==> v27: inputs <==
==> flow/design.v <==
module vedic_mult8_reg (
  input  wire        clk,
  input  wire [7:0]  a,
  input  wire [7:0]  b,
  output reg  [15:0] p
);
  reg  [7:0]  a_q, b_q;
  wire [15:0] prod;
  bit_8_vedic u_mult (.in1(a_q), .in2(b_q), .out(prod));
  always @(posedge clk) begin
    a_q <= a;
    b_q <= b;
    p   <= prod;
  end
endmodule

`timescale 1ns / 1ps
module bit_2_vedic(in1,in2,out);
input [1:0] in1,in2;
output [3:0] out;
wire pp1,pp2,pp3,pp4;
assign pp1=in1[0]&in2[0];
assign pp2=in1[1]&in2[0];
assign pp3=in1[0]&in2[1];
assign pp4=in1[1]&in2[1];
assign out=pp1+{pp2,1'b0}+{pp3,1'b0}+{pp4,2'b00};
endmodule
`timescale 1ns / 1ps
module bit_4_vedic(in1,in2,out);
input [3:0] in1,in2;
output [7:0] out;
wire [3:0] pp1,pp2,pp3,pp4;
bit_2_vedic b1(in1[1:0],in2[1:0],pp1);
bit_2_vedic b2(in1[1:0],in2[3:2],pp2);
bit_2_vedic b3(in1[3:2],in2[1:0],pp3);
bit_2_vedic b4(in1[3:2],in2[3:2],pp4);
assign out=pp1+{pp2,2'b00}+{pp3,2'b00}+{pp4,4'b0000};
endmodule
`timescale 1ns / 1ps
module bit_8_vedic(in1,in2,out);
input [7:0] in1,in2;
output [15:0] out;
wire [7:0] pp1,pp2,pp3,pp4;
bit_4_vedic a1(in1[3:0],in2[3:0],pp1);
bit_4_vedic a2(in1[3:0],in2[7:4],pp2);
bit_4_vedic a3(in1[7:4],in2[3:0],pp3);
bit_4_vedic a4(in1[7:4],in2[7:4],pp4);
assign out=pp1+{pp2,4'b0000}+{pp3,4'b0000}+{pp4,8'b00000000};
endmodule
==> flow/run.sh <==
#!/bin/bash
# the make line also repeats each setting of config.mk as NAME=value (left out here)
make -C /OpenROAD-flow-scripts/flow DESIGN_CONFIG=/design/flow/config.mk WORK_HOME=/design/flow/orfs CLKGATE_MAP_FILE= finish
==> flow/config.mk <==
export PLATFORM = sky130hd
export DESIGN_NAME = vedic_mult8_reg
export DESIGN_NICKNAME = vedic_mult8_reg
export VERILOG_FILES = /design/flow/design.v
export SDC_FILE = /design/flow/constraint.sdc
export NUM_CORES = 4
export LEC_CHECK = 0
export ABC_AREA = 1
export CAP_MARGIN = 20
export CORE_MARGIN = 2
export CORE_UTILIZATION = 40
export MAX_ROUTING_LAYER = met4
export MIN_ROUTING_LAYER = met2
export SETUP_SLACK_MARGIN = -0.29
export SLEW_MARGIN = 10
export TNS_END_PERCENT = 45
==> flow/constraint.sdc <==
create_clock -name core_clock -period 4.99 [get_ports {clk}]
set_input_delay 0.9980 -clock core_clock [delete_from_list [all_inputs] [get_ports {clk}]]
set_output_delay 0.9980 -clock core_clock [all_outputs]
set_load 0.01 [all_outputs]
==> inputs of v14, as changes to v27 <==
- CORE_MARGIN: 2 -> 9
- CTS_CLUSTER_DIAMETER: not set -> 311
- GPL_ROUTABILITY_DRIVEN: not set -> 0
- GPL_TIMING_DRIVEN: not set -> 1
- HOLD_SLACK_MARGIN: not set -> -0.03
- MAX_ROUTING_LAYER: met4 -> not set
- SETUP_SLACK_MARGIN: -0.29 -> not set
- SLEW_MARGIN: 10 -> 20
- TNS_END_PERCENT: 45 -> 80
==> flow/constraint.sdc (replaced) <==
create_clock -name core_clock -period 5.1 [get_ports {clk}]
set_input_delay 1.0200 -clock core_clock [delete_from_list [all_inputs] [get_ports {clk}]]
set_output_delay 1.0200 -clock core_clock [all_outputs]
set_load 0.01 [all_outputs]
==> inputs of v28, as changes to v27 <==
- ABC_AREA: 1 -> not set
- CORE_UTILIZATION: 40 -> 62
- MAX_ROUTING_LAYER: met4 -> not set
- MIN_ROUTING_LAYER: met2 -> not set
- SETUP_SLACK_MARGIN: -0.29 -> not set
- SLEW_MARGIN: 10 -> 20
- TNS_END_PERCENT: 45 -> not set
==> flow/constraint.sdc (replaced) <==
create_clock -name core_clock -period 4.58 [get_ports {clk}]
set_input_delay 0.9160 -clock core_clock [delete_from_list [all_inputs] [get_ports {clk}]]
set_output_delay 0.9160 -clock core_clock [all_outputs]
set_load 0.01 [all_outputs]
==> inputs of v24, as changes to v27 <==
- GPL_ROUTABILITY_DRIVEN: not set -> 0
- GPL_TIMING_DRIVEN: not set -> 0
- MAX_ROUTING_LAYER: met4 -> not set
- MIN_ROUTING_LAYER: met2 -> not set
- SETUP_SLACK_MARGIN: -0.29 -> not set
- SLEW_MARGIN: 10 -> 20
- TNS_END_PERCENT: 45 -> not set
==> flow/constraint.sdc (replaced) <==
create_clock -name core_clock -period 5.1 [get_ports {clk}]
set_input_delay 1.0200 -clock core_clock [delete_from_list [all_inputs] [get_ports {clk}]]
set_output_delay 1.0200 -clock core_clock [all_outputs]
set_load 0.01 [all_outputs]
==> summary of the runs <==
v24 ran to the end with no violations. v14 completed without violations. v27 went through all stages and came out clean. v28 completed, yet does not pass: negative setup slack.
Combinational power: v24 is lower than v14 (4.8%).
In synthesized area, v27 and v24 do not differ.
In v27 the clock-buffer cell count is lower than in v14, by 1.
Maximum frequency: v28 < v14 < v27 < v24.
Sequential power: v24 < v14 < v27 < v28.
The first-iteration DRC count of v14 is 10 times that of v24.
Sequential share of layout area: v24 > v27 > v14 > v28.
Global-route usage: v24 < v14 < v27 < v28.
Against v28, the final cell count of v24 is larger by 23%.

---

==> job 1385 <==
Starts from the design.v that is shown in full above.
clock: 5.1 ns
lec_check: 0
abc_area: 1
cap_margin: 20
core_margin: 10
core_utilization: 40
cts_cluster_diameter: 311
gpl_routability_driven: 0
gpl_timing_driven: 1
hold_slack_margin: -0.03
min_routing_layer: met2
place_density_lb_addon: 0.22
slew_margin: 30
tns_end_percent: 80
run.sh (not shown) runs the stock make flow with config.mk's settings and CLKGATE_MAP_FILE=.
==> inputs of job 9345, as changes to job 1385 <==
==> flow/config.mk (replaced) <==
export PLATFORM = sky130hd
export DESIGN_NAME = vedic_mult8_reg
export DESIGN_NICKNAME = vedic_mult8_reg
export VERILOG_FILES = /design/flow/design.v
export SDC_FILE = /design/flow/constraint.sdc
export NUM_CORES = 4
export LEC_CHECK = 0
export ABC_AREA = 0
export CAP_MARGIN = 20
export CORE_MARGIN = 9
export CORE_UTILIZATION = 40
export CTS_CLUSTER_DIAMETER = 347
export GPL_ROUTABILITY_DRIVEN = 0
export GPL_TIMING_DRIVEN = 1
export HOLD_SLACK_MARGIN = -0.03
export MIN_ROUTING_LAYER = met2
export SLEW_MARGIN = 20
==> inputs of job 9551, as changes to job 1385 <==
==> flow/config.mk (replaced) <==
export PLATFORM = sky130hd
export DESIGN_NAME = vedic_mult8_reg
export DESIGN_NICKNAME = vedic_mult8_reg
export VERILOG_FILES = /design/flow/design.v
export SDC_FILE = /design/flow/constraint.sdc
export NUM_CORES = 4
export LEC_CHECK = 0
export CAP_MARGIN = 20
export CORE_MARGIN = 2
export CORE_UTILIZATION = 21
export SLEW_MARGIN = 20
==> flow/constraint.sdc (replaced) <==
create_clock -name core_clock -period 4.95 [get_ports {clk}]
set_input_delay 0.9900 -clock core_clock [delete_from_list [all_inputs] [get_ports {clk}]]
set_output_delay 0.9900 -clock core_clock [all_outputs]
set_load 0.01 [all_outputs]
==> comparison table <==
quantity                                                  job 1385                 job 9345         job 9551
Sequential fraction of the synthesis area                   18.65%                   19.74%           19.74%
Setup Viol. Count Final                                          0                        0                1
Worst supply voltage drop on vdd                         0.2173 mV                0.1937 mV        0.2065 mV
Cell variety after synth                                        22                       31               31
Status                                     complete, no violations  complete, no violations  failed layout checks
Layout check failures                                            -                        -     setup timing
Layout overhead on the synthesized area                     21.30%                   30.76%           37.39%
Per-cell via count in the routed design                      6.337                    6.604            4.071
Site Rows                                                       33                       32               45
Sequential power share                                       21.2%                    19.8%            17.8%
Launch point of the critical path                   a_q[0]$_DFF_P_           b_q[1]$_DFF_P_   b_q[1]$_DFF_P_
Non-clock buffering overhead                                10.03%                   11.62%           12.15%
Crit path depth                                                 25                       24               25
Layout Utilization                                          50.22%                   54.36%           29.44%
Layout clock buffers                                             6                        7                7
DIE AREA                                                 12700 um2                11680 um2        16470 um2
Placeable Area                                            8299 um2                 7807 um2        15150 um2
Global-route wire length before repair                    12050 um                 11120 um         11640 um

---

==> job 9329: inputs <==
Starts from the design.v that is shown in full above.
clock: 3.11 ns
lec_check: 0
abc_area: 1
cap_margin: 40
core_margin: 2
core_utilization: 72
cts_cluster_diameter: 374
cts_cluster_size: 99
place_density: 0.38
setup_slack_margin: 0.23
slew_margin: 20
tns_end_percent: 15
==> job 7487: changes against job 9329 <==
CAP_MARGIN = 20   (was 40)
CORE_ASPECT_RATIO = 0.5   (was default)
CORE_UTILIZATION = 40   (was 72)
CTS_CLUSTER_DIAMETER = 310   (was 374)
CTS_CLUSTER_SIZE = 87   (was 99)
PLACE_DENSITY = 0.37   (was 0.38)
SETUP_SLACK_MARGIN = default   (was 0.23)
TNS_END_PERCENT = 5   (was 15)
==> flow/constraint.sdc (replaced) <==
create_clock -name core_clock -period 5.1 [get_ports {clk}]
set_input_delay 1.0200 -clock core_clock [delete_from_list [all_inputs] [get_ports {clk}]]
set_output_delay 1.0200 -clock core_clock [all_outputs]
set_load 0.01 [all_outputs]
==> job 4411: changes against job 9329 <==
CAP_MARGIN = 35   (was 40)
CTS_CLUSTER_DIAMETER = 217   (was 374)
CTS_CLUSTER_SIZE = 76   (was 99)
GPL_ROUTABILITY_DRIVEN = 1   (was default)
GPL_TIMING_DRIVEN = 1   (was default)
HOLD_SLACK_MARGIN = 0.04   (was default)
PLACE_DENSITY = 0.43   (was 0.38)
SETUP_SLACK_MARGIN = -0.09   (was 0.23)
TNS_END_PERCENT = default   (was 15)
==> flow/constraint.sdc (replaced) <==
create_clock -name core_clock -period 1.97 [get_ports {clk}]
set_input_delay 0.3940 -clock core_clock [delete_from_list [all_inputs] [get_ports {clk}]]
set_output_delay 0.3940 -clock core_clock [all_outputs]
set_load 0.01 [all_outputs]
==> job 5559: changes against job 9329 <==
ABC_AREA = default   (was 1)
CAP_MARGIN = 20   (was 40)
CORE_UTILIZATION = 57   (was 72)
CTS_CLUSTER_DIAMETER = default   (was 374)
CTS_CLUSTER_SIZE = default   (was 99)
PLACE_DENSITY = default   (was 0.38)
SETUP_SLACK_MARGIN = 0.9   (was 0.23)
TNS_END_PERCENT = default   (was 15)
==> flow/constraint.sdc (replaced) <==
create_clock -name core_clock -period 3.41 [get_ports {clk}]
set_input_delay 0.6820 -clock core_clock [delete_from_list [all_inputs] [get_ports {clk}]]
set_output_delay 0.6820 -clock core_clock [all_outputs]
set_load 0.01 [all_outputs]
==> results <==
quantity	job 7487	job 5559	job 9329	job 4411
DP HPWL	5650 um	5910 um	7570 um	8210 um
Post-route total power	1.64 mW	2.93 mW	-	-
Worst setup margin	314 ps	-1420 ps	-	-
Setup Total Neg Slack	0 ps	-11450 ps	-	-
Total DRC errors in the routed layout	0	0	-	-
Adder Area Share	39.2%	41.5%	39.2%	39.2%
Internal power of the cells	1.01 mW	1.75 mW	-	-
Nets in the synthesized netlist	569	460	569	569
HP Class	reg -> reg	reg -> reg	-	-
Simple-gate portion of the synthesized area	16.6%	15.4%	16.6%	16.6%
Hold Path Cell Cnt	2	1	-	-
Xor-xnor portion of the synthesized cell area	5.32%	6.21%	5.32%	5.32%
Number of core rows	23	27	25	25
Standard cell core area	8170 um^2	5510 um^2	4660 um^2	4660 um^2
Per-instance average area after synthesis	7.47 um^2	9.25 um^2	7.47 um^2	7.47 um^2
Part of the Yosys area used for sequential elements	18.6%	19.7%	18.6%	18.6%
Post-synth top area share	24.0%	25.4%	24.0%	24.0%
Part of the total power dissipated in the clock network	21.1%	10.9%	-	-
Run status	no timing/DRC/antenna violations	complete, but fails checks	did not finish	did not finish
Failing step	-	-	global routing	clock tree synthesis
Violated checks	-	negative setup slack	-	-
Chip Area	9390 um^2	6310 um^2	5340 um^2	5340 um^2
N_diodes	0	0	-	-
Data arrival time of the critical path	4950 ps	5040 ps	-	-

---

==> job 717: inputs <==
Starts from the design.v that is shown in full above.
Settings: LEC_CHECK=0, CAP_MARGIN=0, CORE_MARGIN=2, CORE_UTILIZATION=72, CTS_CLUSTER_DIAMETER=95, SETUP_SLACK_MARGIN=-0.31, SLEW_MARGIN=20; clock period 4.66 ns.
==> inputs of job 4747, as changes to job 717 <==
- ABC_AREA: unset -> 1
- CAP_MARGIN: 0 -> 20
- CORE_ASPECT_RATIO: unset -> 1.51
- CORE_UTILIZATION: 72 -> 40
- CTS_CLUSTER_DIAMETER: 95 -> 310
- CTS_CLUSTER_SIZE: unset -> 42
- PLACE_DENSITY: unset -> 0.37
- SETUP_SLACK_MARGIN: -0.31 -> unset
==> flow/constraint.sdc (replaced) <==
create_clock -name core_clock -period 5.1 [get_ports {clk}]
set_input_delay 1.0200 -clock core_clock [delete_from_list [all_inputs] [get_ports {clk}]]
set_output_delay 1.0200 -clock core_clock [all_outputs]
set_load 0.01 [all_outputs]
==> inputs of job 976, as changes to job 717 <==
- ABC_AREA: unset -> 1
- CAP_MARGIN: 0 -> 20
- CTS_CLUSTER_DIAMETER: 95 -> 371
- CTS_CLUSTER_SIZE: unset -> 98
- PLACE_DENSITY: unset -> 0.39
- SETUP_SLACK_MARGIN: -0.31 -> 1.1
- TNS_END_PERCENT: unset -> 10
==> flow/constraint.sdc (replaced) <==
create_clock -name core_clock -period 5.01 [get_ports {clk}]
set_input_delay 1.0020 -clock core_clock [delete_from_list [all_inputs] [get_ports {clk}]]
set_output_delay 1.0020 -clock core_clock [all_outputs]
set_load 0.01 [all_outputs]
==> flow_summary.toml <==
# flow metrics
[die]
initCoreUtil_pct = 74.5
die_width_um = 71.1

[run_status]
stop_stage = "global routing"
error = "[ERROR GRT-0232] Routing congestion too high. Check the congestion heatmap in the GUI."
status = "did not finish"

[grt]
use_met3_pct = 42.3
use_met1_pct = 71.1

[placement]
placed_area_um2 = 3880

[synthesis]
synth_area_um2 = 3250
synthDistinctLibCells = 31

[cts]
cts_root_buffer = "clkbuf_8"
(the above is from job 717)
==> flow_summary.toml <==
# physical design summary
[run_status]
status = "finished clean"

[die]
die_width_um = 79.4

[cts]
cts_root_buffer = "clkbuf_16"

[synthesis]
synth_area_um2 = 3440
synthDistinctLibCells = 22

[placement]
placed_area_um2 = 3940

[grt]
use_met1_pct = 16.8
(the above is from job 4747)
==> flow_summary.toml <==
# physical design summary
[run_status]
status = "finished clean"

[grt]
use_met1_pct = 34.9

[die]
die_width_um = 73.1
initCoreUtil_pct = 73.7

[synthesis]
synth_area_um2 = 3440

[placement]
placed_area_um2 = 3880
(the above is from job 976)

---

==> run P <==
RTL: the design.v shown in full above, as it stands there.
clock: 4.68 ns
lec_check: 0
cap_margin: 35
core_margin: 2
core_utilization: 68
cts_cluster_diameter: 85
gpl_routability_driven: 1
gpl_timing_driven: 1
hold_slack_margin: -0.06
setup_slack_margin: -0.09
slew_margin: 20
==> inputs of run F, as changes to run P <==
Settings changed: ABC_AREA from default to 0, CORE_MARGIN 2 to 7, CORE_UTILIZATION 68 to 53, CTS_CLUSTER_DIAMETER 85 to 331, CTS_CLUSTER_SIZE from default to 100, GPL_TIMING_DRIVEN 1 to 0, HOLD_SLACK_MARGIN -0.06 to default, SETUP_SLACK_MARGIN -0.09 to 0.88, TNS_END_PERCENT from default to 35.
==> flow/constraint.sdc (replaced) <==
create_clock -name core_clock -period 3.42 [get_ports {clk}]
set_input_delay 0.6840 -clock core_clock [delete_from_list [all_inputs] [get_ports {clk}]]
set_output_delay 0.6840 -clock core_clock [all_outputs]
set_load 0.01 [all_outputs]
==> results.py <==
# Generated from Yosys and OpenROAD reports
metrics = {
    "status": {
        "status": "complete, but fails checks",
        "violations": "negative setup slack",
    },
    "pwr": {
        "peakVddDrop_mv": 0.334,
        "power_sequential_w": 0.000373,
    },
    "setup_path": {
        "startpoint": "b_q[1]",
    },
    "final_layout": {
        "instances_no_fill": 487,
    },
    "sta": {
        "fin_ws_ns": -0.482,
        "finalSetupViolations": 8,
    },
    "detailed_routing": {
        "wl_um": 11500,
    },
}
[end of results for run P]
==> results.py <==
# Generated from Yosys and OpenROAD reports
metrics = {
    "status": {
        "status": "complete, but fails checks",
        "violations": "negative setup slack",
    },
    "flow_run": {
        "cap_violations": 0,
    },
    "final_layout": {
        "instances_no_fill": 483,
    },
    "sta": {
        "fin_ws_ns": -1.38,
        "finalSetupViolations": 11,
    },
    "detailed_routing": {
        "wl_um": 6370,
    },
    "synthesis": {
        "ys_chip_area_sq_um": 3250,
        "topCellsByArea": "ha_1, dfxtp_1, fa_1",
    },
    "pwr": {
        "power_sequential_w": 0.000510,
    },
    "setup_path": {
        "startpoint": "a_q[3]",
    },
    "placed_design": {
        "place_ws_ns": -1.54,
    },
}
[end of results for run F]
Power and IR drop assume default switching activity.
